`config.mk`:
```
export PLATFORM = sky130hd
export DESIGN_NAME = top_level
export DESIGN_NICKNAME = top_level
export VERILOG_FILES = /design/flow/design.v
export SDC_FILE = /design/flow/constraint.sdc
export NUM_CORES = 4
export LEC_CHECK = 0
export CAP_MARGIN = 20
export CORE_MARGIN = 2
export CORE_UTILIZATION = 72
export PLACE_DENSITY = 0.65
export SLEW_MARGIN = 20
```
`constraint.sdc`:
```
create_clock -name core_clock -period 12.6 [get_ports {clk}]
set_input_delay 2.5200 -clock core_clock [delete_from_list [all_inputs] [get_ports {clk}]]
set_output_delay 2.5200 -clock core_clock [all_outputs]
set_load 0.01 [all_outputs]
```
`design.v`:
```
module top_level(f1,f2,p,in_1,in_2,out,clk,clk2);
input [7:0]in_1, in_2;
input clk;
input clk2;
input [15:0]p;   
input [15:0]f1,f2;  
output [15:0]out;
wire [15:0]a,b;
wire [15:0]r1,r2,r3,r4,r5;
convert inst_1(.float(a), .int8(in_1), .clk(clk));  
convert inst_2(.float(b), .int8(in_2), .clk(clk));
mult inst_3(.B(f1), .C(r1), .A(a), .clk(clk));   
mult inst_4(.B(f2), .C(r2), .A(b), .clk(clk));
main_adder inst_5 (.AA(r1), .BB(r2),.clk(clk), .R_add(r3)); 
mux inst_6(.in1(r4), .in2(p), .sel(clk2), .out(r5));  
main_adder inst_7 (.AA(r3), .BB(r5),.clk(clk), .R_add(r4));  
assign out=r4;
endmodule
module convert( float, int8,clk);
input clk;
output [15:0] float;
input [7:0] int8;
reg [4:0] exp;
reg [9:0] mantissa;
integer i;
always @(negedge clk)
begin
if(int8 != 8'b0) 
begin
for(i = 0; i < 8; i = i + 1)
    if(int8[i]) 
      exp = i;
      if(exp < 10)
      mantissa = int8 << (10 - exp);
      else
      mantissa = int8;
      exp = exp + 15;
 end
else begin
 mantissa=0;
exp=0;
    end
end
assign float = {1'b0, exp, mantissa};
endmodule
module mult(B,C, A, clk);
input  [15:0]A;
input clk;
input [15:0]B;
output reg    [15:0]C;
wire          [5:0]e;   
wire           [21:0]m;  
wire            [10:0]A_m;     
wire            [10:0]B_m;     
reg           [4:0]C_e;  
wire            C_sign;  
reg           [9:0]C_m;  
assign C_sign=(A[15]^B[15]); 
assign e[5:0]=(A[14:10]+B[14:10]-4'b1111); 
assign A_m[10:0]={1'b1, A[9:0]};
assign B_m[10:0]={1'b1, B[9:0]};
assign m[21:0]=(A_m[10:0])*(B_m[10:0]);   
always@(posedge clk)
begin
if (A==0)   
  begin
  C<=16'b0;
  end
else begin
    if (m[21]==1'b1) 
    begin
    C_m=m[20:11];
    C_e=e[4:0]+m[21];
    C<={C_sign,C_e[4:0],C_m[9:0]};
    end 
    else begin
    C_m=m[19:10];
    C_e=e[4:0]+m[21];
    C<={C_sign,C_e[4:0],C_m[9:0]};
    end
end
end
endmodule
module main_adder (AA, BB,clk, R_add);
input [15:0] AA, BB; 
input clk;             
output  [15:0] R_add;                
wire [14:0]temp_Sum_M_C; 
wire [13:0]temp_Sub_M_C, temp_lza_count_reg;
wire [15:0]temp_L, temp_S;
compare_adder inst_1  (.C_L(temp_L), .C_S(temp_S), .A(AA), .B(BB),.clk(clk));  
shift_adder inst_2    ( temp_sign, temp_Sum_M_C, temp_Sub_M_C, temp_lza_count_reg, temp_L, temp_S,clk);
adder inst_3          (R_add, temp_L, temp_S, temp_sign, temp_Sum_M_C, temp_Sub_M_C, temp_lza_count_reg,clk );
endmodule
module compare_adder (C_L, C_S, A, B,clk);
input [15:0] A, B;
input clk;
output reg[15:0] C_L, C_S;
always@ (posedge clk)
if (A[14:0]>=B[14:0])
 begin
C_L<=A[15:0]; C_S<=B[15:0];
 end
 else begin
C_L<=B[15:0]; C_S<=A[15:0];
 end
endmodule
module shift_adder ( sign, Sum_M_C, Sub_M_C, lza_count_reg,L, S,clk);
input [15:0] L, S;  
input clk;             
output reg sign;                       
reg [13:0] M_C_L, M_C_S;        
reg [13:0]M_C_Lnew, M_C_Snew;   
output  reg[14:0] Sum_M_C;             
output  reg[13:0] Sub_M_C;            
reg [13:0] Sub_M_CS;                     
output reg [13:0] lza_count_reg;                
reg [4:0] count; 
always@ (*)
begin
M_C_L[13:0]={1'b1, L[9:0], 3'b000};                      
M_C_S[13:0]={1'b1, S[9:0], 3'b000};
sign=L[15];                                              
M_C_Snew[13:0]=M_C_S[13:0]>>(L[14:10]-S[14:10]);         
M_C_Lnew[13:0]=M_C_L[13:0];                              
Sum_M_C[14:0]=M_C_Lnew[13:0]+ M_C_Snew[13:0];            
Sub_M_C[13:0]=M_C_Lnew[13:0]- M_C_Snew[13:0];            
begin 
lza_count_reg=14;                                            
for( count=0; count<14; count=count+1 ) 
if( Sub_M_C[ count ] ) 
lza_count_reg=13-count; 
end 
end
endmodule
module adder(R_add, L, S, sign, Sum_M_C, Sub_M_C,lza_count_reg,clk );
input clk;
input [15:0] L, S;               
input sign;                       
input [14:0] Sum_M_C;             
input [13:0] Sub_M_C;            
reg [13:0] Sub_M_CS;                     
input [13:0] lza_count_reg;                
output reg [15:0] R_add;                
always @(posedge clk)
begin
if (L==0 &  S==0)
  begin
  R_add<=16'b0;
  end
  else begin
if (L[15]^S[15]==0)            
 begin
R_add[15]<=sign;                      
R_add[14:10]<=L[14:10]+Sum_M_C[14];   
 if (Sum_M_C[14]==1)
 begin
 R_add[9:0]<=Sum_M_C[13:4];
 end 
 else begin
 R_add[9:0]<=Sum_M_C[12:3];             
 end
 end 
 else begin                         
R_add[15]<=sign;
R_add[14:10]<=L[14:10]-lza_count_reg;
Sub_M_CS[13:0]=(Sub_M_C[13:0]<<lza_count_reg);
R_add[9:0]<=Sub_M_CS[12:3];          
end
end
end
endmodule
module mux(in1, in2, sel, out);  
input [15:0]in1,in2;
input sel;
output reg [15:0]out;
 always @ (*)  
 begin : MUX        
   if (sel == 1'b0) begin
      out = in1;
   end else begin
       out = in2 ;
   end
end
endmodule  
```
`run.sh`:
```
#!/bin/bash
# the make line also repeats each setting of config.mk as NAME=value (left out here)
make -C /OpenROAD-flow-scripts/flow DESIGN_CONFIG=/design/flow/config.mk WORK_HOME=/design/flow/orfs CLKGATE_MAP_FILE= finish
```
==> results of run 1 <==
layer usage:
layer  global-route usage [%]  vias up  routed length (um)
met5                        0        -                   0
met4                     19.6        0                3640
met3                     6.80      318                6330
met2                     68.3     1333               29400
met1                     50.7     9442               23400
li1                         -     8899                   -
layout make-up:
type,instances,area share [%]
inverters,343,5.51
clock inverters,45,1.26
flip-flops and latches,158,13.7
clock buffers,17,1.82
repair buffers,185,7.04
multi-input cells,1920,68.7
well taps,378,2.02
timing repair:
action | in CTS | in global routing
resized | 54 | 33
pin swaps | 34 | 41
setup endpoints to repair | 10 | 15
buffers inserted | 18 | 11
stage by stage:
| step | worst slack [ps] | utilization, % | cells |
|---|---|---|---|
| after global routing | -576 | 83.5 | 3046 |
| after global placement | -269 | 79.2 | 2959 |
| after detailed placement | -508 | 79.3 | 2960 |
| final | -356 | 83.5 | 3046 |
| after floorplan | -279 | - | 2532 |
| after CTS | -131 | 82.8 | 3037 |
==> results.yml, run 1 <==
# yosys + openroad results
run_status:
  status: "failed layout checks"
  failed_checks: "setup timing"
synth:
  yosysSeqAreaShare_pct: 15.3
  synth-async-reset-ratio_pct: 0
  synthSimpleGateAreaFrac_pct: 18.8
  fa_ha_area_share_pct: 29.8
  yosys_cells: 2532
  yosysMostFrequentCell: "inv_1"
  synth_flops: 158
  syn_area_um2: 20600
  synth-edff-count: 0
  netlist_instances: 2532
  ys_types: 110
  flop_cell: "dfxtp_1"
  yosysWarnings: 7
  mux_area_share_pct: 5.98
  fp_nets: 2990
  aoi_share_pct: 17.8
  xor_share_pct: 3.76
  area_leaders: "fa_1, dfxtp_1, ha_1"
  yosys.area.top_type: "fa_1"
  synth_chip_area_um2: 20600
  netlist.area_leader.share_pct: 16.1
  logic_family: "adder cells"
  avgSynthCellArea_um2: 8.15
  common_cells: "inv_1, nand2_1, ha_1, nor2_1, fa_1"
worst_setup_path:
  critPathArrivalTime_ps: 13260
  rr_worst_depth: 28
  crit_path_start_kind: "flip-flop"
  cp-end-kind: "flip-flop"
  crit_family: "adder cells"
  worstReg2RegStart: "inst_1.mantissa[2]"
  crit_type: "reg -> reg"
  rrSetupSlack_ps: -360
  cp_slowest_stage_delay_ps: 530
  worstSetupEndpoint: "inst_3.C[13]"
  path_depth: 28
  r2r-end: "inst_3.C[13]"
  startpoint: "inst_1.mantissa[2]"
  crit_fanout: 6
  crit_required_ps: 12910
  cp_num_buf_inv: 7
  critPathSlowestCell: "fa_1"
  crit_top_cell: "fa_1"
final_timing:
  max-slew-margin-rel_pct: 32.8
  hold_violations: 0
  tns_ps: -1760
  worstMarginPinSlew_ps: 1000
  whs_ps: 477
  setup_viol: 8
  fin_ws_ps: -356
  rsz0062_at_grt: "true"
  slew_viol_final: 0
  finClkSkew_ps: 92.7
grt:
  grt_pass1_wl_mm: 99.2
  grt_max_degree: 64
  grt_overflow: 0
  grt_use_total_pct: 40.5
  grt_pass1_vias: 19800
  antenna_found_initial: 1
clocking:
  htreeDepth: 4
  cts.clk_slew.worst_paths_ps: 90
  clk_path_buf_depth: 2
  ctsHoldBuffers: 0
  tritoncts: "yes"
  cts_root_buf: "clkbuf_16"
  numCtsBuffers: 17
  clkSinkCount: 158
  clock_latency_ps: 530
place:
  place_congestion: 0.983
  io_buffer_count: 81
  detailed_place_hpwl_mm: 45.7
  placed_area_um2: 22200
route:
  routedWlPerCell_um: 20.6
  via_per_inst: 6.56
  diodes: 0
  drt_first_pass_iters: 6
  drt_iter0_markers: 2241
  vias: 20000
  drt-total-wl_mm: 62.8
  ant_nets: 0
  drcViolationCount: 0
floorplan:
  chip_area_um2: 30000
  dieHeight_um: 173
  rows: 61
  core_area_um2: 28000
  initCoreUtil_pct: 73.7
  ios: 82
  fp.dieW_um: 173
finish:
  regArea_um2: 3200
  final_cell_area_um2: 23400
  syn_to_final_growth_pct: 13.3
  nNetsFinal: 3113
  n_fill_cell: 1607
  layout.area.comb_um2: 16100
hold_path:
  min_path_cells: 0
  min_path_type: "reg -> reg"
  hold_end: "inst_7.inst_3.R_add[15]"
  hp-start: "inst_7.inst_1.C_L[15]"
flow_run:
  warning_count: 89
  cap_viol_max_count: 0
==> run 2, diff against run 1 <==
ABC_AREA = 0   (was default)
CORE_ASPECT_RATIO = 0.5   (was default)
CTS_CLUSTER_DIAMETER = 361   (was default)
CTS_CLUSTER_SIZE = 32   (was default)
MAX_ROUTING_LAYER = met5   (was default)
MIN_ROUTING_LAYER = met1   (was default)
SETUP_SLACK_MARGIN = 2.43   (was default)
clock period = 8.46 ns   (was 12.6 ns; I/O delays follow)
==> results.yml, run 2 <==
# yosys + openroad results
run_status:
  status: "stopped before the end"
  lastStage: "global routing (5_1_grt)"
  firstError: "[ERROR GRT-0116] Global routing finished with congestion. Check the congestion regions in the DRC Viewer."
clocking:
  numCtsBuffers: 17
  ctsHoldBuffers: 0
  cts_root_buf: "clkbuf_16"
  clkSinkCount: 158
  htreeDepth: 4
  clk_path_buf_depth: 2
grt:
  grt_overflow: 111
  grt_use_total_pct: 77.9
synth:
  yosysSeqAreaShare_pct: 15.3
  mux_area_share_pct: 5.98
  synth_flops: 158
  netlist.area_leader.share_pct: 16.1
  common_cells: "inv_1, nand2_1, ha_1, nor2_1, fa_1"
  logic_family: "adder cells"
  netlist_instances: 2532
  ys_types: 110
  flop_cell: "dfxtp_1"
  yosysWarnings: 7
  fp_nets: 2990
  aoi_share_pct: 17.8
  yosysMostFrequentCell: "inv_1"
  synth-edff-count: 0
  yosys.area.top_type: "fa_1"
  synthSimpleGateAreaFrac_pct: 18.8
  xor_share_pct: 3.76
  synth-async-reset-ratio_pct: 0
  yosys_cells: 2532
  syn_area_um2: 20600
  avgSynthCellArea_um2: 8.15
  synth_chip_area_um2: 20600
  area_leaders: "fa_1, dfxtp_1, ha_1"
  fa_ha_area_share_pct: 29.8
floorplan:
  dieHeight_um: 124
  rows: 43
  initCoreUtil_pct: 73.9
  fp.dieW_um: 243
  chip_area_um2: 30100
  ios: 82
  core_area_um2: 27900
place:
  detailed_place_hpwl_mm: 47.5
  placed_area_um2: 23400
  io_buffer_count: 81
  place_congestion: 1.00
  place_inst: 3072
==> run 2: routing by layer <==
metal  GRT usage [%]  GRT overflow
met1            75.5             3
met2            97.1            62
met3            62.6             1
met4            79.8            43
met5            36.9             2
==> run 2: repair_timing <==
action | CTS
pin swaps | 116
setup endpoints to repair | 92
cloned | 1
buffers inserted | 99
resized | 328
==> run 2: metrics by stage <==
step | setup WS, ps | utilization, %
after floorplan | -2340 | -
after global placement | -2210 | 84.0
after detailed placement | -2440 | 84.0
after CTS | -2190 | 93.9
==> run 3, diff against run 2 <==
ABC_AREA = 1   (was 0)
CORE_MARGIN = 4   (was 2)
CORE_UTILIZATION = 41   (was 72)
CTS_CLUSTER_DIAMETER = 312   (was 361)
CTS_CLUSTER_SIZE = 90   (was 32)
HOLD_SLACK_MARGIN = 0.15   (was default)
MAX_ROUTING_LAYER = default   (was met5)
MIN_ROUTING_LAYER = default   (was met1)
PLACE_DENSITY = 0.42   (was 0.65)
SETUP_SLACK_MARGIN = -0.14   (was 2.43)
SLEW_MARGIN = 10   (was 20)
TNS_END_PERCENT = 15   (was default)
clock period = 13.5 ns   (was 8.46 ns; I/O delays follow)
==> results.yml, run 3 <==
# yosys + openroad results
worst_setup_path:
  worstSetupEndpoint: "inst_3.C[14]"
  worstReg2RegStart: "inst_1.mantissa[7]"
  crit_family: "adder cells"
  crit_type: "reg -> reg"
  cp_num_buf_inv: 5
  crit_fanout: 11
  critPathSlowestCell: "fa_1"
  r2r-end: "inst_3.C[14]"
  path_depth: 32
  startpoint: "inst_1.mantissa[7]"
  rr_worst_depth: 32
  crit_top_cell: "fa_1"
  crit_path_start_kind: "flip-flop"
  crit_required_ps: 13870
  cp_slowest_stage_delay_ps: 520
  critPathArrivalTime_ps: 13590
  rrSetupSlack_ps: 290
  cp-end-kind: "flip-flop"
hold_path:
  min_path_type: "reg -> reg"
  min_path_cells: 0
  hold_end: "inst_7.inst_3.R_add[15]"
  hp-start: "inst_7.inst_1.C_L[15]"
route:
  drt_iter0_markers: 987
  vias: 17500
  drt-total-wl_mm: 52.7
  routedWlPerCell_um: 14.9
  via_per_inst: 4.93
  drcViolationCount: 0
  drt_first_pass_iters: 6
  ant_nets: 0
  diodes: 0
place:
  place_congestion: 0.920
  io_buffer_count: 81
  placed_area_um2: 21100
  detailed_place_hpwl_mm: 44.7
  place_inst: 3483
grt:
  grt_overflow: 0
  grt_use_met3_pct: 3.03
  use_met2_pct: 33.5
  busiest_layer: "met2"
  grt_pass1_vias: 17000
  grt_pass1_wl_mm: 87.9
  grt_use_total_pct: 20.8
  grt_max_degree: 65
  antenna_found_initial: 1
  use_met1_pct: 30.2
synth:
  synth_flops: 158
  area_leaders: "fa_1, dfxtp_1, ha_1"
  netlist_instances: 2841
  fp_nets: 3298
  yosysMostFrequentCell: "nand2_1"
  syn_area_um2: 19700
  aoi_share_pct: 11.1
  synth-edff-count: 0
  yosys.area.top_type: "fa_1"
  flop_cell: "dfxtp_1"
  synth_chip_area_um2: 19700
  xor_share_pct: 3.18
  logic_family: "adder cells"
  netlist.area_leader.share_pct: 16.9
  mux_area_share_pct: 0.826
  ys_types: 54
  common_cells: "nand2_1, inv_1, ha_1, nand3_1, fa_1"
  synthSimpleGateAreaFrac_pct: 24.4
  avgSynthCellArea_um2: 6.93
  yosysWarnings: 7
  yosysSeqAreaShare_pct: 16.1
  fa_ha_area_share_pct: 31.2
  synth-async-reset-ratio_pct: 0
  yosys_cells: 2841
final_timing:
  finClkSkew_ps: 34.2
  slew_viol_final: 0
  worstMarginPinSlew_ps: 948
  setup_viol: 0
  max-slew-margin-rel_pct: 36.4
  tns_ps: 0
  hold_violations: 0
flow_run:
  cap_viol_max_count: 0
  warning_count: 85
finish:
  final-instance-count-excl-fill: 3545
  regArea_um2: 3170
  final_cell_area_um2: 21800
  layout.area.comb_um2: 14000
  n_fill_cell: 4986
  syn_to_final_growth_pct: 10.6
  nNetsFinal: 3351
clocking:
  clock_latency_ps: 470
  clk_path_buf_depth: 2
  cts_root_buf: "clkbuf_16"
  clkSinkCount: 158
  cts_setup_buffers: 0
  numCtsBuffers: 17
  htreeDepth: 4
  cts.clk_slew.worst_paths_ps: 70
  ctsHoldBuffers: 0
  tritoncts: "yes"
  ctsResizeCount: 0
run_status:
  status: "timing/DRC/antenna clean"
floorplan:
  chip_area_um2: 51800
  dieHeight_um: 163
  ios: 82
  initCoreUtil_pct: 41.8
  fp.dieW_um: 318
  core_area_um2: 47200
  rows: 56
-- run 3: cell type report --
| cell class | instances | area share (%) |
|---|---|---|
| Clock buffer | 20 | 2.05 |
| Timing Repair Buffer | 109 | 4.69 |
| Tap cell | 638 | 3.66 |
| Multi-Input combinational cell | 2002 | 64.1 |
| Sequential cell | 158 | 14.5 |
| Clock inverter | 42 | 1.01 |
| Inverter | 576 | 9.92 |
-- run 3: through the flow --
stage | setup WS, ps | hold slack, ps | util, %
finish | 287 | 423 | 46.2
CTS | 60.8 | 434 | 46.1
detailed placement | 81.2 | 425 | 44.7
global placement | 148 | 430 | 44.7
global route | -153 | 428 | 46.2
floorplan | 170 | 424 | -
-- run 3: metal layers --
| metal | vias up | share of wire (%) |
|---|---|---|
| met5 | - | 0.038 |
| met4 | 2 | 0.82 |
| met3 | 28 | 3.8 |
| met2 | 318 | 44 |
| met1 | 8100 | 52 |
| li1 | 9024 | - |
==> run 4, diff against run 3 <==
CORE_ASPECT_RATIO = 0.88   (was 0.5)
CORE_MARGIN = 2   (was 4)
CORE_UTILIZATION = 66   (was 41)
CTS_CLUSTER_DIAMETER = 96   (was 312)
CTS_CLUSTER_SIZE = 36   (was 90)
HOLD_SLACK_MARGIN = default   (was 0.15)
MAX_ROUTING_LAYER = met5   (was default)
MIN_ROUTING_LAYER = met1   (was default)
PLACE_DENSITY = default   (was 0.42)
PLACE_DENSITY_LB_ADDON = 0.0   (was default)
SETUP_SLACK_MARGIN = default   (was -0.14)
SLEW_MARGIN = 20   (was 10)
TNS_END_PERCENT = default   (was 15)
clock period = 13.6 ns   (was 13.5 ns; I/O delays follow)
==> results.yml, run 4 <==
# yosys + openroad results
synth:
  flop_cell: "dfxtp_1"
  fp_nets: 3298
  synth_chip_area_um2: 19700
  yosysWarnings: 7
  ys_types: 54
  synth-async-reset-ratio_pct: 0
  yosys.area.top_type: "fa_1"
  area_leaders: "fa_1, dfxtp_1, ha_1"
  avgSynthCellArea_um2: 6.93
  fa_ha_area_share_pct: 31.2
  yosysMostFrequentCell: "nand2_1"
  yosys_cells: 2841
  synthSimpleGateAreaFrac_pct: 24.4
  synth_flops: 158
  common_cells: "nand2_1, inv_1, ha_1, nand3_1, fa_1"
  yosysSeqAreaShare_pct: 16.1
  logic_family: "adder cells"
  mux_area_share_pct: 0.826
  xor_share_pct: 3.18
  netlist_instances: 2841
  netlist.area_leader.share_pct: 16.9
  syn_area_um2: 19700
  aoi_share_pct: 11.1
  synth-edff-count: 0
grt:
  grt_pass1_vias: 17600
  grt_overflow: 0
  grt_max_degree: 65
  grt_use_total_pct: 31.8
  grt_pass1_wl_mm: 82.2
  antenna_found_initial: 2
final_timing:
  tns_ps: 0
  fin_ws_ps: 270
  hold_violations: 0
  max-slew-margin-rel_pct: 31.6
  slew_viol_final: 0
  rsz0062_at_grt: "true"
  finClkSkew_ps: 42.8
  worstMarginPinSlew_ps: 1020
  whs_ps: 376
  setup_viol: 0
clocking:
  cts.clk_slew.worst_paths_ps: 70
  clkSinkCount: 158
  tritoncts: "yes"
  cts_root_buf: "clkbuf_16"
  numCtsBuffers: 17
  cts_setup_buffers: 0
  htreeDepth: 4
  ctsHoldBuffers: 0
  clock_latency_ps: 480
  clk_path_buf_depth: 2
finish:
  nNetsFinal: 3343
  syn_to_final_growth_pct: 9.61
  utilization_pct: 73.3
run_status:
  status: "timing/DRC/antenna clean"
worst_setup_path:
  crit_path_start_kind: "flip-flop"
  cp_num_buf_inv: 4
  startpoint: "inst_1.mantissa[3]"
  r2r-end: "inst_3.C[14]"
  worstSetupEndpoint: "inst_3.C[14]"
  rr_worst_depth: 31
  path_depth: 31
  cp_slowest_stage_delay_ps: 560
  critPathArrivalTime_ps: 13700
  crit_required_ps: 13970
  crit_family: "adder cells"
  crit_type: "reg -> reg"
  crit_fanout: 11
  rrSetupSlack_ps: 270
  critPathSlowestCell: "fa_1"
  worstReg2RegStart: "inst_1.mantissa[3]"
  cp-end-kind: "flip-flop"
  crit_top_cell: "fa_1"
hold_path:
  hold_end: "inst_7.inst_3.R_add[15]"
  min_path_type: "reg -> reg"
  hp-start: "inst_7.inst_1.C_L[15]"
  min_path_cells: 0
place:
  place_ws_ps: 18.9
  detailed_place_hpwl_mm: 40.3
  io_buffer_count: 81
  place_congestion: 0.944
flow_run:
  warning_count: 84
  cap_viol_max_count: 0
route:
  via_per_inst: 5.54
  drt_first_pass_iters: 7
  drt-total-wl_mm: 49.0
  drcViolationCount: 0
  ant_nets: 0
  routedWlPerCell_um: 14.9
  drt_iter0_markers: 1396
  vias: 18300
floorplan:
  initCoreUtil_pct: 66.9
  dieHeight_um: 166
  core_area_um2: 29500
  fp.dieW_um: 188
  chip_area_um2: 31200
  rows: 59
  ios: 82
## run 4: cell type report
type	instances	area, um2
tap	396	495
multi-input combinational	2002	14000
inverter	576	2160
timing repair buffer	101	985
antenna	1	2.50
clock buffer	18	439
sequential	158	3170
clock inverter	44	303
fill	2433	7870
## run 4: repair_timing
item,in CTS,in global routing
pin swaps,0,7
hold endpoints to repair,0,0
gates resized,1,23
cloned,0,0
endpoints found under the setup margin,1,3
## run 4: layer usage
metal	part of all wire, %	global-route usage (%)	vias to the layer above
met3	6.0	4.29	92
li1	-	-	9022
met1	44	42.7	8514
met5	0.029	0	-
met2	47	53.2	623
met4	2.6	10.2	2
## run 4: per-stage QoR
step                instances  cell area, um2
floorplan                2841           19700
global placement         3233           20700
detailed placement       3233           20700
CTS                      3294           21500
global route             3295           21600
finish                   3296           21600
==> run 5, diff against run 4 <==
ABC_AREA = default   (was 1)
CORE_ASPECT_RATIO = default   (was 0.88)
CORE_UTILIZATION = 40   (was 66)
CTS_CLUSTER_DIAMETER = default   (was 96)
CTS_CLUSTER_SIZE = default   (was 36)
MAX_ROUTING_LAYER = default   (was met5)
MIN_ROUTING_LAYER = default   (was met1)
PLACE_DENSITY_LB_ADDON = default   (was 0.0)
clock period = 21.0 ns   (was 13.6 ns; I/O delays follow)
==> results.yml, run 5 <==
# yosys + openroad results
clocking:
  ctsResizeCount: 0
  htreeDepth: 4
  clock_latency_ps: 470
  ctsHoldBuffers: 0
  clk_path_buf_depth: 2
  cts_setup_buffers: 0
  tritoncts: "yes"
  clkSinkCount: 158
  numCtsBuffers: 17
  cts.clk_slew.worst_paths_ps: 70
  cts_root_buf: "clkbuf_16"
worst_setup_path:
  rr_worst_depth: 28
  worstSetupEndpoint: "inst_3.C[14]"
  rrSetupSlack_ps: 2790
  crit_top_cell: "fa_1"
  worstReg2RegStart: "inst_1.mantissa[7]"
  cp-end-kind: "flip-flop"
  cp_num_buf_inv: 5
  crit_family: "adder cells"
  crit_type: "reg -> reg"
  startpoint: "inst_1.mantissa[7]"
  cp_slowest_stage_delay_ps: 570
  crit_path_start_kind: "flip-flop"
  critPathArrivalTime_ps: 18530
  crit_required_ps: 21320
  critPathSlowestCell: "dfxtp_1"
  path_depth: 28
  crit_fanout: 17
  r2r-end: "inst_3.C[14]"
floorplan:
  ios: 82
  chip_area_um2: 53400
  dieHeight_um: 231
  initCoreUtil_pct: 40.3
  core_area_um2: 51200
  fp.dieW_um: 231
  rows: 83
hold_path:
  hold_end: "inst_7.inst_3.R_add[15]"
  min_path_cells: 0
  hp-start: "inst_7.inst_1.C_L[15]"
  min_path_type: "reg -> reg"
synth:
  yosysMostFrequentCell: "inv_1"
  synth-edff-count: 0
  ys_types: 110
  synth_chip_area_um2: 20600
  syn_area_um2: 20600
  flop_cell: "dfxtp_1"
  synthSimpleGateAreaFrac_pct: 18.8
  fp_nets: 2990
  mux_area_share_pct: 5.98
  area_leaders: "fa_1, dfxtp_1, ha_1"
  netlist_instances: 2532
  avgSynthCellArea_um2: 8.15
  netlist.area_leader.share_pct: 16.1
  logic_family: "adder cells"
  common_cells: "inv_1, nand2_1, ha_1, nor2_1, fa_1"
  synth-async-reset-ratio_pct: 0
  xor_share_pct: 3.76
  yosysSeqAreaShare_pct: 15.3
  yosys_cells: 2532
  fa_ha_area_share_pct: 29.8
  synth_flops: 158
  yosys.area.top_type: "fa_1"
  aoi_share_pct: 17.8
  yosysWarnings: 7
route:
  diodes: 0
  drcViolationCount: 0
  ant_nets: 0
  routedWlPerCell_um: 16.5
  drt_first_pass_iters: 6
  via_per_inst: 5.47
  drt_iter0_markers: 971
  vias: 17800
  drt-total-wl_mm: 53.5
finish:
  n_fill_cell: 5143
  nNetsFinal: 3016
  layout.area.comb_um2: 15700
  regArea_um2: 3160
  syn_to_final_growth_pct: 9.55
  final_cell_area_um2: 22600
final_timing:
  tns_ps: 0
  slew_viol_final: 0
  finClkSkew_ps: 38.4
  setup_viol: 0
  hold_violations: 0
  max-slew-margin-rel_pct: 28.8
  rsz0062_at_grt: "false"
  whs_ps: 447
  worstMarginPinSlew_ps: 1060
grt:
  grt_max_degree: 64
  grt_overflow: 0
  grt_use_total_pct: 20.3
  antenna_found_initial: 0
  grt_pass1_wl_mm: 89.3
  grt_pass1_vias: 17900
place:
  place_congestion: 0.878
  io_buffer_count: 81
  placed_area_um2: 21900
  detailed_place_hpwl_mm: 44.1
flow_run:
  cap_viol_max_count: 0
  warning_count: 84
run_status:
  status: "timing/DRC/antenna clean"
[run 5: area by class of cell]
cell class	count	area share (%)
tap	680	3.76
multi-input combinational	1920	69.6
clock buffer	19	2.01
inverter	343	5.69
clock inverter	43	1.12
sequential	158	14.0
timing repair buffer	88	3.82
[run 5: layer usage]
metal  up-vias  part of all wire [%]  track usage, %  routed length, um
li1       8669                     -               -                  -
met1      8579                    45            26.0              23900
met2       454                    49            35.7              26100
met3        75                   4.7            2.71               2500
met4         0                   1.9            5.63               1030
met5         -                     0               0                  0
[run 5: per-stage QoR]
step	utilization (%)	setup slack [ps]	std cells
finish	44.2	2790	3251
global route	44.2	2240	3251
CTS	44.2	2800	3251
detailed placement	42.8	2840	3190
global placement	42.8	3040	3190
floorplan	-	3430	2532
==> run 6, diff against run 5 <==
ABC_AREA = 1   (was default)
CELL_PAD_IN_SITES_GLOBAL_PLACEMENT = 3   (was default)
CORE_ASPECT_RATIO = 1.81   (was default)
CORE_MARGIN = 9   (was 2)
CORE_UTILIZATION = 68   (was 40)
CTS_CLUSTER_DIAMETER = 96   (was default)
CTS_CLUSTER_SIZE = 28   (was default)
GPL_TIMING_DRIVEN = 0   (was default)
MAX_ROUTING_LAYER = met5   (was default)
MIN_ROUTING_LAYER = met1   (was default)
PLACE_DENSITY_LB_ADDON = 0.1   (was default)
SETUP_SLACK_MARGIN = -1.91   (was default)
clock period = 20.0 ns   (was 21.0 ns; I/O delays follow)
==> results.yml, run 6 <==
# yosys + openroad results
synth:
  synthSimpleGateAreaFrac_pct: 24.4
  common_cells: "nand2_1, inv_1, ha_1, nand3_1, fa_1"
  ys_types: 54
  fp_nets: 3298
  mux_area_share_pct: 0.826
  flop_cell: "dfxtp_1"
  synth_chip_area_um2: 19700
  synth_flops: 158
  logic_family: "adder cells"
  netlist.area_leader.share_pct: 16.9
  area_leaders: "fa_1, dfxtp_1, ha_1"
  yosysWarnings: 7
  syn_area_um2: 19700
  aoi_share_pct: 11.1
  yosysSeqAreaShare_pct: 16.1
  xor_share_pct: 3.18
  yosys.area.top_type: "fa_1"
  avgSynthCellArea_um2: 6.93
  fa_ha_area_share_pct: 31.2
  yosysMostFrequentCell: "nand2_1"
  synth-async-reset-ratio_pct: 0
  yosys_cells: 2841
  synth-edff-count: 0
  netlist_instances: 2841
floorplan:
  dieHeight_um: 247
  core_area_um2: 28500
  rows: 83
  chip_area_um2: 35700
  initCoreUtil_pct: 69.2
  fp.dieW_um: 144
run_status:
  lastStage: "global placement without I/O (3_1_place_gp_skip_io)"
  status: "stopped before the end"
  firstError: "[ERROR FLW-0024] Place density exceeds 1.0 (current PLACE_DENSITY_LB_ADDON =  0.1). Please check if the value of  PLACE_DENSITY_LB_ADDON is between 0 and 0.99."
==> run 7, diff against run 6 <==
ABC_AREA = default   (was 1)
CELL_PAD_IN_SITES_GLOBAL_PLACEMENT = default   (was 3)
CORE_ASPECT_RATIO = default   (was 1.81)
CORE_MARGIN = 2   (was 9)
CORE_UTILIZATION = 58   (was 68)
CTS_CLUSTER_DIAMETER = default   (was 96)
CTS_CLUSTER_SIZE = default   (was 28)
GPL_TIMING_DRIVEN = default   (was 0)
MAX_ROUTING_LAYER = default   (was met5)
MIN_ROUTING_LAYER = default   (was met1)
PLACE_DENSITY_LB_ADDON = default   (was 0.1)
SETUP_SLACK_MARGIN = default   (was -1.91)
clock period = 7.4 ns   (was 20.0 ns; I/O delays follow)
==> results.yml, run 7 <==
# yosys + openroad results
run_status:
  status: "failed layout checks"
  failed_checks: "setup timing"
grt:
  grt_pass1_vias: 18900
  grt_pass1_wl_mm: 92.6
  antenna_found_initial: 0
  grt_use_met3_pct: 4.06
  grt_max_degree: 52
  use_met1_pct: 41.7
  busiest_layer: "met2"
  grt_use_total_pct: 31.2
  use_met2_pct: 52.3
  grt_overflow: 0
synth:
  netlist.area_leader.share_pct: 16.1
  xor_share_pct: 3.76
  ys_types: 110
  yosys.area.top_type: "fa_1"
  yosysWarnings: 7
  syn_area_um2: 20600
  common_cells: "inv_1, nand2_1, ha_1, nor2_1, fa_1"
  yosys_cells: 2532
  flop_cell: "dfxtp_1"
  logic_family: "adder cells"
  synth_chip_area_um2: 20600
  synth-edff-count: 0
  synth_flops: 158
  avgSynthCellArea_um2: 8.15
  mux_area_share_pct: 5.98
  area_leaders: "fa_1, dfxtp_1, ha_1"
  aoi_share_pct: 17.8
  synth-async-reset-ratio_pct: 0
  synthSimpleGateAreaFrac_pct: 18.8
  fa_ha_area_share_pct: 29.8
  yosysSeqAreaShare_pct: 15.3
  yosysMostFrequentCell: "inv_1"
  netlist_instances: 2532
  fp_nets: 2990
worst_setup_path:
  crit_type: "reg -> reg"
  r2r-end: "inst_3.C[14]"
  startpoint: "inst_1.mantissa[5]"
  path_depth: 28
  cp_num_buf_inv: 5
  rrSetupSlack_ps: -2910
  critPathArrivalTime_ps: 10620
  rr_worst_depth: 28
  crit_required_ps: 7710
  worstSetupEndpoint: "inst_3.C[14]"
  worstReg2RegStart: "inst_1.mantissa[5]"
  critPathSlowestCell: "or4_4"
  crit_fanout: 5
  crit_family: "adder cells"
  cp_slowest_stage_delay_ps: 540
  crit_top_cell: "fa_1"
  cp-end-kind: "flip-flop"
  crit_path_start_kind: "flip-flop"
floorplan:
  dieHeight_um: 193
  initCoreUtil_pct: 58.5
  core_area_um2: 35300
  chip_area_um2: 37100
  fp.dieW_um: 193
  ios: 82
  rows: 69
route:
  drt-total-wl_mm: 57.0
  vias: 19200
  ant_nets: 0
  drt_iter0_markers: 1263
  drcViolationCount: 0
  routedWlPerCell_um: 17.2
  drt_first_pass_iters: 5
  via_per_inst: 5.77
hold_path:
  min_path_type: "reg -> reg"
  hp-start: "inst_5.inst_3.R_add[15]"
  hold_end: "inst_7.inst_1.C_L[15]"
  min_path_cells: 2
place:
  io_buffer_count: 81
  detailed_place_hpwl_mm: 46.7
  place_congestion: 0.968
clocking:
  clkSinkCount: 158
  htreeDepth: 4
  cts.clk_slew.worst_paths_ps: 70
  tritoncts: "yes"
  clock_latency_ps: 490
  ctsHoldBuffers: 0
  cts_root_buf: "clkbuf_16"
  numCtsBuffers: 17
  clk_path_buf_depth: 2
final_timing:
  finClkSkew_ps: 47.7
  slew_viol_final: 0
  setup_viol: 30
  rsz0062_at_grt: "true"
  hold_violations: 0
  worstMarginPinSlew_ps: 800
  fin_ws_ps: -2910
  max-slew-margin-rel_pct: 45.3
finish:
  regArea_um2: 3220
  utilization_pct: 71.5
  layout.area.comb_um2: 16300
  n_fill_cell: 2872
  syn_to_final_growth_pct: 22.3
  nNetsFinal: 3303
flow_run:
  warning_count: 89
  cap_viol_max_count: 0
-- run 7: stage by stage --
| stage | setup slack, ps | std cells | hold WS, ps | TNS, ps | area, um2 |
|---|---|---|---|---|---|
| after global placement | -2850 | 3223 | 446 | -72540 | 23800 |
| after global routing | -3170 | 3319 | 469 | -75740 | 25300 |
| after floorplan | -2870 | 2532 | 426 | -61260 | 21000 |
| after CTS | -2860 | 3304 | 466 | -66290 | 24900 |
| final | -2910 | 3320 | 466 | -69720 | 25300 |
| after detailed placement | -3040 | 3223 | 449 | -77150 | 23800 |
-- run 7: area by class of cell --
class,instances,share of cell area (%)
Antenna cell,1,0.00991
Timing Repair Buffer,375,12.8
Tap cell,461,2.28
Multi-Input combinational cell,1920,64.4
Clock buffer,17,1.68
Inverter,343,5.11
Clock inverter,45,1.01
Sequential cell,158,12.7
-- run 7: what timing repair did --
action | CTS | global route
endpoints found under the hold margin | 0 | 0
gates resized | 70 | 80
pin swaps | 31 | 26
cloned | 0 | 2
setup endpoints to repair | 30 | 48
setup buffers | 22 | 19
-- run 7: per-layer routing --
metal | vias up | part of all wire [%]
li1 | 9279 | -
met2 | 622 | 47
met3 | 114 | 5.4
met1 | 9138 | 44
met4 | 0 | 2.7
met5 | - | 0
==> run 8, diff against run 7 <==
ABC_AREA = 1   (was default)
CORE_UTILIZATION = 72   (was 58)
CTS_CLUSTER_DIAMETER = 238   (was default)
PLACE_DENSITY_LB_ADDON = 0.28   (was default)
SETUP_SLACK_MARGIN = 1.0   (was default)
clock period = 8.06 ns   (was 7.4 ns; I/O delays follow)
==> results.yml, run 8 <==
# yosys + openroad results
floorplan:
  initCoreUtil_pct: 73.3
  fp.dieW_um: 169
  rows: 60
  chip_area_um2: 28700
  ios: 82
  dieHeight_um: 169
  core_area_um2: 26900
run_status:
  status: "stopped before the end"
  lastStage: "global routing (5_1_grt)"
  firstError: "[ERROR GRT-0232] Routing congestion too high. Check the congestion heatmap in the GUI."
place:
  place_congestion: 0.973
  place_ws_ps: -2450
  io_buffer_count: 81
  placed_area_um2: 22000
  detailed_place_hpwl_mm: 46.7
  place_inst: 3301
synth:
  mux_area_share_pct: 0.826
  synth_flops: 158
  yosysWarnings: 7
  xor_share_pct: 3.18
  synth-async-reset-ratio_pct: 0
  fp_nets: 3298
  yosys_cells: 2841
  yosys.area.top_type: "fa_1"
  yosysMostFrequentCell: "nand2_1"
  fa_ha_area_share_pct: 31.2
  synthSimpleGateAreaFrac_pct: 24.4
  netlist_instances: 2841
  area_leaders: "fa_1, dfxtp_1, ha_1"
  syn_area_um2: 19700
  synth_chip_area_um2: 19700
  ys_types: 54
  synth-edff-count: 0
  flop_cell: "dfxtp_1"
  logic_family: "adder cells"
  yosysSeqAreaShare_pct: 16.1
  aoi_share_pct: 11.1
  avgSynthCellArea_um2: 6.93
  common_cells: "nand2_1, inv_1, ha_1, nand3_1, fa_1"
  netlist.area_leader.share_pct: 16.9
grt:
  grt_use_total_pct: 93.0
  grt_overflow: 618
clocking:
  cts_root_buf: "clkbuf_16"
  clk_path_buf_depth: 2
  clkSinkCount: 158
  numCtsBuffers: 17
  ctsHoldBuffers: 0
  htreeDepth: 4
run 8: timing repair:
item                       in CTS
pin swaps                      82
gates resized                 193
setup endpoints to repair      55
cloned                          2
setup buffers                  38
run 8: stage by stage:
stage	util [%]	hold slack (ps)	setup TNS, ps
global placement	81.9	361	-39630
detailed placement	81.9	370	-46820
CTS	87.6	381	-42690
floorplan	-	424	-34100
run 8: per-layer routing:
metal  GRT overflow  GRT usage [%]
met1             35           88.4
met2            320            103
met3             26           85.1
met4            235            101
met5              2           68.2
==> run 9, diff against run 8 <==
CORE_UTILIZATION = 47   (was 72)
CTS_CLUSTER_DIAMETER = 312   (was 238)
CTS_CLUSTER_SIZE = 99   (was default)
PLACE_DENSITY_LB_ADDON = 0.17   (was 0.28)
SETUP_SLACK_MARGIN = default   (was 1.0)
clock period = 13.5 ns   (was 8.06 ns; I/O delays follow)
==> results.yml, run 9 <==
# yosys + openroad results
run_status:
  status: "timing/DRC/antenna clean"
worst_setup_path:
  rrSetupSlack_ps: 350
  path_depth: 33
  cp_num_buf_inv: 6
  crit_required_ps: 13880
  worstReg2RegStart: "inst_1.mantissa[7]"
  worstSetupEndpoint: "inst_3.C[14]"
  cp-end-kind: "flip-flop"
  critPathSlowestCell: "fa_1"
  r2r-end: "inst_3.C[14]"
  crit_family: "adder cells"
  crit_top_cell: "inv_1"
  startpoint: "inst_1.mantissa[7]"
  cp_slowest_stage_delay_ps: 540
  crit_type: "reg -> reg"
  critPathArrivalTime_ps: 13530
  crit_fanout: 3
  rr_worst_depth: 33
  crit_path_start_kind: "flip-flop"
hold_path:
  hp-start: "inst_7.inst_1.C_L[15]"
  min_path_type: "reg -> reg"
  min_path_cells: 0
  hold_end: "inst_7.inst_3.R_add[15]"
clocking:
  numCtsBuffers: 17
  clock_latency_ps: 490
  tritoncts: "yes"
  htreeDepth: 4
  cts.clk_slew.worst_paths_ps: 70
  ctsHoldBuffers: 0
  clkSinkCount: 158
  clk_path_buf_depth: 2
  cts_root_buf: "clkbuf_16"
synth:
  synth-async-reset-ratio_pct: 0
  fp_nets: 3298
  yosys_cells: 2841
  netlist_instances: 2841
  fa_ha_area_share_pct: 31.2
  ys_types: 54
  synth_chip_area_um2: 19700
  mux_area_share_pct: 0.826
  flop_cell: "dfxtp_1"
  yosysSeqAreaShare_pct: 16.1
  yosysWarnings: 7
  netlist.area_leader.share_pct: 16.9
  synth-edff-count: 0
  yosysMostFrequentCell: "nand2_1"
  yosys.area.top_type: "fa_1"
  synthSimpleGateAreaFrac_pct: 24.4
  synth_flops: 158
  syn_area_um2: 19700
  logic_family: "adder cells"
  aoi_share_pct: 11.1
  area_leaders: "fa_1, dfxtp_1, ha_1"
  avgSynthCellArea_um2: 6.93
  xor_share_pct: 3.18
  common_cells: "nand2_1, inv_1, ha_1, nand3_1, fa_1"
floorplan:
  chip_area_um2: 43600
  dieHeight_um: 209
  fp.dieW_um: 209
  core_area_um2: 41100
  rows: 74
  initCoreUtil_pct: 47.9
  ios: 82
finish:
  syn_to_final_growth_pct: 10.4
  final-instance-count-excl-fill: 3438
  nNetsFinal: 3350
  utilization_pct: 52.9
  n_fill_cell: 4133
final_timing:
  hold_violations: 0
  max-slew-margin-rel_pct: 34.1
  tns_ps: 0
  finClkSkew_ps: 56.5
  setup_viol: 0
  slew_viol_final: 0
  worstMarginPinSlew_ps: 986
grt:
  antenna_found_initial: 0
  grt_use_total_pct: 23.6
  grt_pass1_wl_mm: 84.3
  grt_max_degree: 65
  grt_overflow: 0
  grt_pass1_vias: 17200
route:
  drt_iter0_markers: 1083
  drcViolationCount: 0
  drt-total-wl_mm: 51.0
  diodes: 0
  via_per_inst: 5.20
  routedWlPerCell_um: 14.8
  vias: 17900
  ant_nets: 0
  drt_first_pass_iters: 6
place:
  place_inst: 3370
  detailed_place_hpwl_mm: 42.3
  io_buffer_count: 81
  place_congestion: 0.893
flow_run:
  cap_viol_max_count: 0
  warning_count: 83
run 9: final cells by class:
type | count | area, um2 | area share [%]
clock buffer | 18 | 450 | 2.07
clock inverter | 44 | 248 | 1.14
inverter | 576 | 2160 | 9.94
multi-input combinational | 2002 | 14000 | 64.4
sequential | 158 | 3180 | 14.6
tap | 532 | 666 | 3.06
timing repair buffer | 108 | 1020 | 4.70
run 9: routing by layer:
metal	GRT usage [%]	share of wire (%)	wire, um
met5	0	0	0
met4	5.00	1.6	823
met3	2.93	4.5	2320
met2	41.3	49	24800
met1	31.3	45	23100
run 9: timing repair:
| item | in CTS | in global routing |
|---|---|---|
| setup endpoints to repair | 1 | 5 |
| pin swaps | 0 | 10 |
| cloned | 0 | 0 |
| buffers inserted | 0 | 7 |
| gates resized | 3 | 24 |
run 9: stage by stage:
stage	setup slack (ps)	cell area [um2]	hold WS [ps]
5_1_grt	-29.0	21700	384
3_3_place_gp	273	20900	357
6_report	348	21700	370
4_1_cts	16.3	21600	368
2_1_floorplan	170	19700	424
3_5_place_dp	93.9	20900	362
==> run 10, diff against run 9 <==
CORE_ASPECT_RATIO = 1.81   (was default)
CORE_UTILIZATION = 70   (was 47)
CTS_CLUSTER_DIAMETER = 96   (was 312)
CTS_CLUSTER_SIZE = default   (was 99)
MAX_ROUTING_LAYER = met5   (was default)
MIN_ROUTING_LAYER = met1   (was default)
PLACE_DENSITY = 0.65   (was default)
PLACE_DENSITY_LB_ADDON = default   (was 0.17)
SETUP_SLACK_MARGIN = 2.19   (was default)
TNS_END_PERCENT = 15   (was default)
clock period = 7.65 ns   (was 13.5 ns; I/O delays follow)
==> results.yml, run 10 <==
# yosys + openroad results
run_status:
  status: "stopped before the end"
  lastStage: "global routing (5_1_grt)"
  firstError: "[ERROR GRT-0116] Global routing finished with congestion. Check the congestion regions in the DRC Viewer."
synth:
  common_cells: "nand2_1, inv_1, ha_1, nand3_1, fa_1"
  synth_flops: 158
  netlist_instances: 2841
  yosys.area.top_type: "fa_1"
  yosys_cells: 2841
  aoi_share_pct: 11.1
  avgSynthCellArea_um2: 6.93
  synth-async-reset-ratio_pct: 0
  area_leaders: "fa_1, dfxtp_1, ha_1"
  yosysWarnings: 7
  xor_share_pct: 3.18
  synthSimpleGateAreaFrac_pct: 24.4
  yosysSeqAreaShare_pct: 16.1
  synth-edff-count: 0
  netlist.area_leader.share_pct: 16.9
  synth_chip_area_um2: 19700
  syn_area_um2: 19700
  fp_nets: 3298
  ys_types: 54
  flop_cell: "dfxtp_1"
  fa_ha_area_share_pct: 31.2
  logic_family: "adder cells"
  mux_area_share_pct: 0.826
  yosysMostFrequentCell: "nand2_1"
grt:
  grt_overflow: 1
  grt_use_total_pct: 61.3
clocking:
  clkSinkCount: 158
  clk_path_buf_depth: 2
  htreeDepth: 4
  ctsHoldBuffers: 0
  numCtsBuffers: 17
  cts_root_buf: "clkbuf_16"
place:
  place_congestion: 1.00
  detailed_place_hpwl_mm: 48.0
  place_inst: 3334
  io_buffer_count: 81
floorplan:
  chip_area_um2: 29500
  rows: 82
  ios: 82
  initCoreUtil_pct: 71.1
  fp.dieW_um: 129
  dieHeight_um: 230
  core_area_um2: 27700
run 10: per-layer routing:
| metal | global-route usage (%) | GRT overflow |
|---|---|---|
| met5 | 2.77 | 0 |
| met4 | 64.8 | 1 |
| met3 | 36.1 | 0 |
| met2 | 88.6 | 0 |
| met1 | 56.2 | 0 |
run 10: repair_timing:
| item | CTS |
|---|---|
| pin swaps | 122 |
| setup endpoints to repair | 90 |
| setup buffers | 42 |
| gates resized | 331 |
run 10: stage by stage:
stage / instance area, um2 / setup slack, ps / TNS [ps] / hold slack (ps)
detailed placement: 22000 / -2510 / -54280 / 361
global placement: 22000 / -2340 / -48070 / 358
CTS: 24000 / -2280 / -49560 / 382
floorplan: 20000 / -2230 / -40210 / 424
==> run 11, diff against run 10 <==
ABC_AREA = default   (was 1)
CELL_PAD_IN_SITES_DETAIL_PLACEMENT = 1   (was default)
CORE_ASPECT_RATIO = default   (was 1.81)
CORE_MARGIN = 10   (was 2)
CORE_UTILIZATION = 40   (was 70)
CTS_CLUSTER_DIAMETER = default   (was 96)
MAX_ROUTING_LAYER = default   (was met5)
MIN_ROUTING_LAYER = met2   (was met1)
PLACE_DENSITY = default   (was 0.65)
SETUP_SLACK_MARGIN = default   (was 2.19)
SLEW_MARGIN = 35   (was 20)
TNS_END_PERCENT = 85   (was 15)
clock period = 13.5 ns   (was 7.65 ns; I/O delays follow)
==> results.yml, run 11 <==
# yosys + openroad results
run_status:
  status: "timing/DRC/antenna clean"
synth:
  yosysWarnings: 7
  netlist_instances: 2532
  yosys_cells: 2532
  synth-async-reset-ratio_pct: 0
  fp_nets: 2990
  yosysSeqAreaShare_pct: 15.3
  fa_ha_area_share_pct: 29.8
  netlist.area_leader.share_pct: 16.1
  aoi_share_pct: 17.8
  flop_cell: "dfxtp_1"
  synth-edff-count: 0
  yosys.area.top_type: "fa_1"
  yosysMostFrequentCell: "inv_1"
  syn_area_um2: 20600
  ys_types: 110
  area_leaders: "fa_1, dfxtp_1, ha_1"
  xor_share_pct: 3.76
  synthSimpleGateAreaFrac_pct: 18.8
  common_cells: "inv_1, nand2_1, ha_1, nor2_1, fa_1"
  synth_chip_area_um2: 20600
  logic_family: "adder cells"
  avgSynthCellArea_um2: 8.15
  synth_flops: 158
  mux_area_share_pct: 5.98
finish:
  utilization_pct: 45.5
  nNetsFinal: 3067
  n_fill_cell: 6158
  syn_to_final_growth_pct: 12.9
  regArea_um2: 3190
  layout.area.comb_um2: 15900
  final-instance-count-excl-fill: 3304
worst_setup_path:
  crit_required_ps: 13820
  crit_top_cell: "fa_1"
  cp_slowest_stage_delay_ps: 560
  worstReg2RegStart: "inst_1.mantissa[5]"
  crit_fanout: 5
  crit_type: "reg -> reg"
  worstSetupEndpoint: "inst_3.C[14]"
  crit_family: "adder cells"
  rrSetupSlack_ps: 120
  r2r-end: "inst_3.C[14]"
  cp_num_buf_inv: 4
  path_depth: 27
  startpoint: "inst_1.mantissa[5]"
  critPathArrivalTime_ps: 13690
  critPathSlowestCell: "fa_1"
  crit_path_start_kind: "flip-flop"
  rr_worst_depth: 27
  cp-end-kind: "flip-flop"
grt:
  grt_use_total_pct: 32.8
  grt_pass1_vias: 29600
  grt_overflow: 0
  grt_max_degree: 64
  antenna_found_initial: 0
  grt_pass1_wl_mm: 106
final_timing:
  slew_viol_final: 0
  finClkSkew_ps: 40.7
  worstMarginPinSlew_ps: 913
  hold_violations: 0
  fin_ws_ps: 124
  max-slew-margin-rel_pct: 38.9
  setup_viol: 0
  rsz0062_at_grt: "true"
hold_path:
  hp-start: "inst_7.inst_1.C_L[15]"
  min_path_type: "reg -> reg"
  hold_end: "inst_7.inst_3.R_add[15]"
  min_path_cells: 0
floorplan:
  initCoreUtil_pct: 40.3
  core_area_um2: 51200
  chip_area_um2: 61100
  fp.dieW_um: 247
  ios: 82
  rows: 83
  dieHeight_um: 247
route:
  drt-total-wl_mm: 67.4
  drt_iter0_markers: 4798
  ant_nets: 0
  via_per_inst: 7.79
  routedWlPerCell_um: 20.4
  drt_first_pass_iters: 8
  drcViolationCount: 0
  vias: 25700
clocking:
  tritoncts: "yes"
  htreeDepth: 4
  clkSinkCount: 158
  numCtsBuffers: 17
  cts.clk_slew.worst_paths_ps: 70
  clk_path_buf_depth: 2
  ctsHoldBuffers: 0
  cts_root_buf: "clkbuf_16"
  clock_latency_ps: 500
place:
  place_ws_ps: -151
  io_buffer_count: 81
  place_inst: 3228
  place_congestion: 0.999
  detailed_place_hpwl_mm: 52.1
flow_run:
  warning_count: 85
  cap_viol_max_count: 0
==> run 11: cell type report <==
| class | count | share of cell area, % |
|---|---|---|
| tap | 680 | 3.65 |
| clock inverter | 43 | 1.26 |
| inverter | 343 | 5.52 |
| timing repair buffer | 139 | 5.44 |
| clock buffer | 19 | 1.99 |
| sequential | 158 | 13.7 |
| multi-input combinational | 1920 | 68.4 |
| antenna | 2 | 0.0215 |
==> run 11: timing repair <==
item                                    4_1_cts  5_1_grt
buffers inserted                              2       11
pin swaps                                     2       23
hold endpoints to repair                      0        0
endpoints found under the setup margin        3        7
resized                                       6       55
==> run 11: stage by stage <==
stage	TNS (ps)	hold WS [ps]	area, um2
finish	0	460	23300
global route	-261	467	23300
CTS	0	463	23000
detailed placement	-182	451	22200
global placement	0	444	22200
floorplan	0	426	20700
==> run 11: per-layer routing <==
layer	wire length, um	share of wire, %	up-vias	global-route usage, %
met5	422	0.63	-	10.1
met4	5640	8.4	18	5.15
met3	26500	39	840	41.8
met2	34900	52	7105	40.7
met1	0	0	9063	-
li1	-	-	8716	-
